==> flow/design.v <==
`timescale 1ns/1ns
module adder_1(input[11:0] a ,output[11:0] out);
	wire[11:0] b = 12'b000000000001;
	assign out = a + b;
endmodule
module adder(input[11:0] a , b , output[11:0] out);
	assign out = a + b ;
endmodule
`timescale 1ns/1ns
module alu(input[2:0] fun , input[7:0] a,b ,input cin , output logic[7:0] out , output logic zero,cout);
	always @(fun,a,b,cin)begin
    cout = 1'b0;
    case(fun)
      3'b000 : {cout,out} = a + b ;
      3'b001 : {cout,out} = a + b + cin;
      3'b010 : {cout,out} = a - b;
		  3'b011 : {cout,out} = a - b + cin;
		  3'b100 : out = a & b;
		  3'b101 : out = a | b;
		  3'b110 : out = a ^ b;
		  3'b111 : out = ~(a & b);
    endcase
	end
  assign zero = (out == 8'b0) ? 1 : 0;
endmodule
module controller(input[5:0] code,input ze,c,rst,output reg pop,push,memorywrite,memoryread,writeReg,selRR2,selALU2,selpc,ldz,ldc,selz,selc,output reg [1:0] selWD,selRet,output reg [2:0]ALUfn);
  always @(ze,c,code,rst)begin
    pop <= 1'b0;
    push <= 1'b0;
    memorywrite <= 1'b0;
    memoryread <= 1'b0;
    writeReg<= 1'b0;
    selRR2<= 1'b0;
    selALU2<= 1'b0;
    selRet<= 2'b00;
    selpc<= 1'b0;
    ldz<= 1'b0;
    ldc<= 1'b0;
    selz <= 1'b0;
    selc <= 1'b0;
    selWD<= 2'b00;
    ALUfn <= 3'b000;
    if (~rst)begin
    if (code[5:4] == 2'b00) begin
      ALUfn <= code[3:1];
      ldz <= 1'b1;
      ldc <= 1'b1;
      selALU2 <= 1'b1;
      writeReg <= 1'b1;
    end
    if (code [5:4] == 2'b01) begin
      ALUfn <= code[3:1];
      ldz <= 1'b1;
      ldc <= 1'b1;
      writeReg <= 1'b1;
    end
    if (code[5:3] == 3'b110) begin
      selz <= 1'b1;
      selc <= 1'b1;
      ldz <= 1'b1;
      ldc <= 1'b1;
      selWD <= 2'b10;
      writeReg <= 1'b1;
    end
    if (code[5:3] == 3'b100) begin
      selRR2 <= 1'b1;
      ALUfn <= 3'b000;
      if (code [2:1] == 2'b00) begin
        memoryread <= 1'b1;
        selWD<= 2'b01;
        writeReg <= 1'b1;
      end
      if (code [2:1] == 2'b01)begin
        memorywrite<= 1'b1;
      end
    end
    if (code[5:3] == 3'b101) begin
      case(code[2:1])
        2'b00 : selpc <= ze?1:0;
        2'b01 : selpc <= ze?0:1;
        2'b10 : selpc <= c?1:0;
        2'b11 : selpc <= c?0:1;
      endcase
    end
    if (code[5:2] == 4'b1110)begin
      selRet <= 2'b10;
      selpc <= 1'b1;
      if (code[1] == 1'b1)
        push <= 1'b1;
    end
    if (code[5:0] == 6'b111100) begin
      pop <= 1'b1;
      selRet <=2'b01;
    end
    end
  end
endmodule
`timescale 1ns / 1ns
module signExtender(extend, extended );
	input[7:0] extend;
	output[11:0] extended;
	assign extended[7:0] = extend[7:0];
	assign extended[11:8] = {4{extend[7]}};
endmodule
module ff(input in,ld,clk,rst,output logic out);
  always@(posedge clk,posedge rst) begin
    if(rst)
      out <= 1'b0;
    else if(ld)
      out <= in;
  end
endmodule
`timescale 1ns/1ns
module mux2_12(input[11:0] a , b ,input sel , output[11:0] out);
	assign out = (sel) ? b : a ;
endmodule
module mux2_8(input[7:0] a , b , input sel , output[7:0] out);
	assign out = (sel) ? b : a ;
endmodule
module mux2_3(input[2:0] a , b , input sel , output[2:0] out);
	assign out = (sel) ? b : a ;
endmodule
module mux2_1(input a , b , input sel , output out);
	assign out = (sel) ? b : a ;
endmodule
module mux3(input[7:0] a , b , c,input[1:0] sel,output[7:0] out);
  assign out = (sel == 2'b00)?a:(sel == 2'b01)? b:c;
endmodule
module mux3_12(input[11:0] a , b , c,input[1:0] sel,output[11:0] out);
  assign out = (sel == 2'b00)?a:(sel == 2'b01)? b:c;
endmodule
module pc(input[11:0] in,input clk,rst,output logic[11:0] pc);
  always@(posedge clk,posedge rst)begin
    if (rst)
      pc <= 12'b0;
    else
      pc <= in;
  end
endmodule
module registerFile(input[2:0] RR1,RR2,WR,input[7:0] WD,input W,clk,rst,output logic [7:0] RD1,RD2);
  logic[7:0][7:0] registers;
  assign RD1 = registers[RR1];
  assign RD2 = registers[RR2];
  always @(posedge clk,posedge rst)begin
    if (rst)
      registers <= '0;
    else if (W)
      registers[WR] <= WD;
  end
endmodule
`timescale 1ns/1ns
module shiftReg(input[7:0] Data,input[2:0]sc,input[1:0]fn,output logic[7:0] out,output logic c,z);
  logic [15:0] rotl, rotr;
  assign rotl = {Data, Data} << sc;
  assign rotr = {Data, Data} >> sc;
  always@(*)begin
    c = 1'b0;
    case (fn)
      2'b00 : begin
        out = Data << sc;
        if (sc != 3'd0) c = Data[3'd0 - sc];
      end
      2'b01 : begin
        out = Data >> sc;
        if (sc != 3'd0) c = Data[sc - 3'd1];
      end
      2'b10 : out = rotl[15:8];
      default : out = rotr[7:0];
    endcase
  end
  assign z = out?0:1;
endmodule
module stack(input[11:0] in,input push,pop,clk,rst,output logic[11:0] out);
  logic[7:0][11:0] memory;
  assign out = memory[0];
  always@(posedge clk,posedge rst)begin
    if (rst)
      memory <= '0;
    else begin
      if(pop)begin
        for (int i=1; i<8; i++)begin
          memory[i-1] <= memory[i];
        end
        memory[7] <= 12'b0;
      end
      else if (push)begin
        for (int i=0; i<7; i++)begin
          memory[7-i] <= memory[6-i];
        end
        memory[0] <= in;
      end
    end
  end
endmodule
module datapath(input pop,push,memorywrite,memoryread,writeReg,selRR2,selALU2,selpc,ldz,ldc,selz,selc,input [1:0] selWD,selRet,input  [2:0]ALUfn,input clk,rst, output ze,c,output [5:0] code,
                output [11:0] imem_addr, input [18:0] imem_data, output [7:0] dmem_addr, dmem_wdata, input [7:0] dmem_rdata);
  wire [11:0] pc_1 , ret;
  stack Stack(pc_1,push,pop,clk,rst,ret);
  wire[11:0] f_pc,next_pc;
  wire [18:0] ins;
  mux3_12 pc_ret(f_pc , ret , ins[11:0] , selRet ,next_pc);
  wire[11:0] pc;
  pc PC(next_pc ,clk,rst,pc);
  assign imem_addr = pc;
  assign ins = imem_data;
  wire [11:0]extended;
  signExtender Ex(ins[7:0], extended );
  adder_1 In(pc ,pc_1);
  wire[11:0] apc;
  adder Add(pc_1 , extended , apc);
  mux2_12 pc1_apc(pc_1 , apc , selpc , f_pc);
  wire [2:0] RR2;
  mux2_3 sel_RR2(ins[7:5] , ins[13:11] , selRR2, RR2);
  wire [7:0] Out,RD,ALUOut,WD;
  mux3 sel_WD( ALUOut,RD,Out, selWD,WD);
  wire[7:0] RD1,RD2;
  registerFile RF(ins[10:8],RR2,ins[13:11],WD,writeReg,clk,rst,RD1,RD2);
  wire[7:0] ALU2;
  mux2_8 sel_ALU2(ins[7:0] , RD2, selALU2,ALU2);
  wire zero,carry;
  alu Alu(ALUfn ,RD1,ALU2 ,c ,ALUOut ,zero,carry);
  wire shc,shz;
  shiftReg Shr(RD1,ins[7:5],ins[15:14],Out,shc,shz);
  wire ff1;
  mux2_1 sel_z(zero,shz,selz , ff1);
  ff ff_z(ff1,ldz,clk,rst,ze);
  wire ff2;
  mux2_1 sel_c(carry,shc,selc , ff2);
  ff ff_c(ff2,ldc,clk,rst,c);
  assign dmem_addr = ALUOut;
  assign dmem_wdata = RD2;
  assign RD = dmem_rdata;
  assign code = ins[18:13];
endmodule
`timescale 1ns/1ns
module CPU(input clk,rst,
           output [11:0] imem_addr, input [18:0] imem_data,
           output [7:0] dmem_addr, dmem_wdata, output dmem_we, dmem_re, input [7:0] dmem_rdata);
  wire pop,push,memorywrite,memoryread,writeReg,selRR2,selALU2,selpc,ldz,ldc,selz,selc;
  wire[1:0] selWD,selRet;
  wire[2:0] ALUfn;
  wire ze,c;
  wire[5:0] code;
  datapath dp(pop,push,memorywrite,memoryread,writeReg,selRR2,selALU2,selpc,ldz,ldc,selz,selc,selWD,selRet,ALUfn,clk,rst, ze,c,code,
              imem_addr, imem_data, dmem_addr, dmem_wdata, dmem_rdata);
  controller cl( code, ze,c,rst, pop,push,memorywrite,memoryread,writeReg,selRR2,selALU2,selpc,ldz,ldc,selz,selc,selWD,selRet,ALUfn);
  assign dmem_we = memorywrite;
  assign dmem_re = memoryread;
endmodule
clock: 6.19 ns
lec_check: 0
abc_area: 1
cap_margin: 10
cell_pad_in_sites_detail_placement: 0
core_aspect_ratio: 1.82
core_margin: 2
core_utilization: 68
cts_cluster_diameter: 177
cts_cluster_size: 41
hold_slack_margin: 0.16
min_routing_layer: met1
place_density_lb_addon: 0.01
setup_slack_margin: -0.23
slew_margin: 20
run.sh (not shown) runs the stock make flow with config.mk's settings and CLKGATE_MAP_FILE=.
The first run ran to the end with violations: negative setup slack.
==> next run, changes <==
Settings changed: ABC_AREA 1 to not set, CAP_MARGIN 10 to 20, CELL_PAD_IN_SITES_DETAIL_PLACEMENT 0 to not set, CORE_ASPECT_RATIO 1.82 to not set, CTS_CLUSTER_DIAMETER 177 to 30, CTS_CLUSTER_SIZE 41 to not set, HOLD_SLACK_MARGIN 0.16 to not set, MIN_ROUTING_LAYER met1 to not set, PLACE_DENSITY_LB_ADDON 0.01 to not set, SETUP_SLACK_MARGIN -0.23 to -0.56.
Clock period 6.19 ns to 5.6 ns, I/O delays scaled along.
After rerunning:
- The new run finished but failed the layout checks on negative setup slack
- sequential power climbs by about 17%
- wire length decreases by 8.3%
- global-route usage is lower by 5.4 points
- power rises by about 28%
- flip-flop count stays the same
- hold slack is worse by 3.1 ps
- cell count came out lower by 16%
- final area is higher by 1.8%
- combinational power went up by about 45%
- non-clock buffer count rose by 34
- setup slack gets worse by 1100 ps
==> next run, changes <==
Settings changed: CORE_UTILIZATION 68 to 40, CTS_CLUSTER_DIAMETER 30 to not set, SETUP_SLACK_MARGIN -0.56 to 0.98.
Clock period 5.6 ns to 3.56 ns, I/O delays scaled along.
The changed run finished with negative setup slack left.
Die area climbs by well over a third.
Routed wire length climbs slightly.
Design area climbs by about a fifth.
Power climbs by well over a third.
Sequential cell count does not change.
Cell count climbs by about a fifth.
Hold slack improves by 4.1 ps.
Synthesized cell count is unchanged.
Global-route usage drops by 18 points.
Worst setup slack degrades by 1100 ps.
Via count drops by a few percent.
==> next run, changes <==
Settings changed: SETUP_SLACK_MARGIN 0.98 to not set.
Clock period 3.56 ns to 7.36 ns, I/O delays scaled along.
What happened: With this change the flow ran to the end with no violations. Final area goes down by about a fifth. Die area stays the same. Setup slack gets better by 2500 ps. Wire length goes down by roughly a tenth. Count of clock-buffer cells in the layout goes down by 1.

* * *

Starts from the design.v that is shown in full above.
==> flow/config.mk <==
export PLATFORM = sky130hd
export DESIGN_NAME = CPU
export DESIGN_NICKNAME = CPU
export VERILOG_FILES = /design/flow/design.v
export SDC_FILE = /design/flow/constraint.sdc
export NUM_CORES = 4
export LEC_CHECK = 0
export ABC_AREA = 1
export CAP_MARGIN = 20
export CORE_MARGIN = 2
export CORE_UTILIZATION = 72
export CTS_CLUSTER_DIAMETER = 178
export CTS_CLUSTER_SIZE = 99
export SLEW_MARGIN = 20
==> flow/constraint.sdc <==
create_clock -name core_clock -period 3.67 [get_ports {clk}]
set_input_delay 0.7340 -clock core_clock [delete_from_list [all_inputs] [get_ports {clk}]]
set_output_delay 0.7340 -clock core_clock [all_outputs]
set_load 0.01 [all_outputs]
The starting point did not get past 5_1_grt on GRT-0116.
Change:
- ABC_AREA: 1 -> unset
- CORE_UTILIZATION: 72 -> 57
- CTS_CLUSTER_DIAMETER: 178 -> unset
- CTS_CLUSTER_SIZE: 99 -> unset
- clock period: 3.67 -> 3.56 ns (I/O delays scaled with it)
=>
- Now the flow completed and failed the layout checks on negative setup slack
- die size went up by a quarter to a third
- synthesized cell count drops by about a fifth
- area after synthesis increases slightly
Change:
- CORE_UTILIZATION: 57 -> 59
- SETUP_SLACK_MARGIN: unset -> 1.46
- clock period: 3.56 -> 5.42 ns (I/O delays scaled with it)
The changed run ran to the end with violations: negative setup slack.
Global-route usage drops by 0.22 points.
Via count drops by 2.3%.
Sequential power drops by 33%.
Synthesized cell count stays the same.
Design area drops by 3.1%.
Synthesized area does not change.
Wire length drops by 3.9%.
Combinational power drops by 35%.
Change:
- CORE_UTILIZATION: 59 -> 66
- SETUP_SLACK_MARGIN: 1.46 -> -0.47
- clock period: 5.42 -> 6.2 ns (I/O delays scaled with it)
The new run reached the layout checks and failed them: negative setup slack.
Worst setup slack loses 0.24 ns.
Cell count shrinks by 4.8%.
Flip-flop count does not change.
First-iteration DRC count grows by 8.4%.
Count of clock-buffer cells in the layout grows by 1.

* * *

RTL: the design.v shown in full above, as it stands there.
export LEC_CHECK = 0
export ABC_AREA = 1
export CAP_MARGIN = 35
export CELL_PAD_IN_SITES_DETAIL_PLACEMENT = 0
export CORE_ASPECT_RATIO = 1.82
export CORE_MARGIN = 8
export CORE_UTILIZATION = 70
export CTS_CLUSTER_DIAMETER = 177
export CTS_CLUSTER_SIZE = 98
export GPL_ROUTABILITY_DRIVEN = 0
export HOLD_SLACK_MARGIN = 0.27
export MIN_ROUTING_LAYER = met1
export PLACE_DENSITY = 0.39
export SETUP_SLACK_MARGIN = -0.56
export SLEW_MARGIN = 30
export TNS_END_PERCENT = 15
create_clock -name core_clock -period 5.66 [get_ports {clk}]
The starting point finished with setup timing left.
Edit:
--- a/flow/config.mk
+++ b/flow/config.mk
@@ -9 +9 @@
-export CAP_MARGIN = 35
+export CAP_MARGIN = 10
@@ -13 +13 @@
-export CORE_UTILIZATION = 70
+export CORE_UTILIZATION = 50
@@ -16,2 +15,0 @@
-export GPL_ROUTABILITY_DRIVEN = 0
-export HOLD_SLACK_MARGIN = 0.27
@@ -20,2 +18,2 @@
-export SETUP_SLACK_MARGIN = -0.56
-export SLEW_MARGIN = 30
+export SETUP_SLACK_MARGIN = -0.41
+export SLEW_MARGIN = 20
Outcome: The new run completed and failed the layout checks on setup timing. Sequential cell count does not change. Worst setup slack is better by 0.41 ns. Wire length is lower by a few percent. Clock skew is higher by 0.0047 ns. Area after synthesis stays the same. Design area is higher slightly. Cell count is higher by a few percent. Power is lower by a few percent. Clock power is higher by a few percent. Non-clock buffer count is higher by 14. Clock-buffer cell count is lower by 1.
Edit:
==> flow/config.mk (replaced) <==
export PLATFORM = sky130hd
export DESIGN_NAME = CPU
export DESIGN_NICKNAME = CPU
export VERILOG_FILES = /design/flow/design.v
export SDC_FILE = /design/flow/constraint.sdc
export NUM_CORES = 4
export LEC_CHECK = 0
export CAP_MARGIN = 10
export CELL_PAD_IN_SITES_DETAIL_PLACEMENT = 0
export CELL_PAD_IN_SITES_GLOBAL_PLACEMENT = 3
export CORE_ASPECT_RATIO = 0.63
export CORE_MARGIN = 2
export CORE_UTILIZATION = 31
export CTS_CLUSTER_DIAMETER = 170
export GPL_TIMING_DRIVEN = 0
export HOLD_SLACK_MARGIN = 0.09
export MAX_ROUTING_LAYER = met4
export MIN_ROUTING_LAYER = met2
export SLEW_MARGIN = 20
export TNS_END_PERCENT = 35
Outcome:
- The new run reached the layout checks and failed them: DRC, setup timing
- combinational power grows by 61%
- fmax shrinks by 15%
- cell count shrinks by about 5.4%
- global-route usage grows by 16 points
- non-clock buffer count grows by 7
- wire length grows by 32%
- clock power is about the same
Edit:
==> flow/config.mk (replaced) <==
export PLATFORM = sky130hd
export DESIGN_NAME = CPU
export DESIGN_NICKNAME = CPU
export VERILOG_FILES = /design/flow/design.v
export SDC_FILE = /design/flow/constraint.sdc
export NUM_CORES = 4
export LEC_CHECK = 0
export CAP_MARGIN = 20
export CORE_MARGIN = 2
export CORE_UTILIZATION = 64
export SLEW_MARGIN = 20
==> flow/constraint.sdc (replaced) <==
create_clock -name core_clock -period 9.81 [get_ports {clk}]
set_input_delay 1.9620 -clock core_clock [delete_from_list [all_inputs] [get_ports {clk}]]
set_output_delay 1.9620 -clock core_clock [all_outputs]
set_load 0.01 [all_outputs]
This time the run went through all stages and came out clean.
Via count drops by a quarter to a third.
Die size decreases by well over a third.
Cell area fell by about a fifth.
Global-route usage is lower by 9.5 points.
Edit:
--- a/flow/config.mk
+++ b/flow/config.mk
@@ -10 +10,2 @@
-export CORE_UTILIZATION = 64
+export CORE_UTILIZATION = 57
+export CTS_CLUSTER_SIZE = 99
==> flow/constraint.sdc (replaced) <==
create_clock -name core_clock -period 3.67 [get_ports {clk}]
set_input_delay 0.7340 -clock core_clock [delete_from_list [all_inputs] [get_ports {clk}]]
set_output_delay 0.7340 -clock core_clock [all_outputs]
set_load 0.01 [all_outputs]
Effect: The new run finished but fails on setup timing. Wire length rises by 23%. Via count is higher by 14%. Global-route usage goes up by 3.2 points. Power climbs to 3.3 times its value. Synthesized area does not change. Flip-flop count stays the same. Design area rose by 23%. Worst setup slack gets worse by 2.4 ns. Utilization came out higher by 6.9 points. Combinational power rises to 3.9 times its value.
Edit:
--- a/flow/config.mk
+++ b/flow/config.mk
@@ -7,0 +8 @@
+export ABC_AREA = 1
@@ -8,0 +10 @@
+export CORE_ASPECT_RATIO = 0.93
@@ -10,0 +13 @@
+export CTS_CLUSTER_DIAMETER = 371
@@ -11,0 +15,2 @@
+export PLACE_DENSITY = 0.41
+export SETUP_SLACK_MARGIN = 0.65
==> flow/constraint.sdc (replaced) <==
create_clock -name core_clock -period 2.81 [get_ports {clk}]
set_input_delay 0.5620 -clock core_clock [delete_from_list [all_inputs] [get_ports {clk}]]
set_output_delay 0.5620 -clock core_clock [all_outputs]
set_load 0.01 [all_outputs]
Outcome:
- The changed run finished but fails on setup timing
- area after synthesis drops by 1.6%
- combinational power climbs by 44%
- clock power climbs by 28%
- cell count climbs by 24%
- count of clock-buffer cells in the layout does not change
- final area climbs by 11%
- routed wire length climbs by 35%
- synthesized cell count climbs by 26%
No activity file was given, so power comes from the tool's default toggle rates.
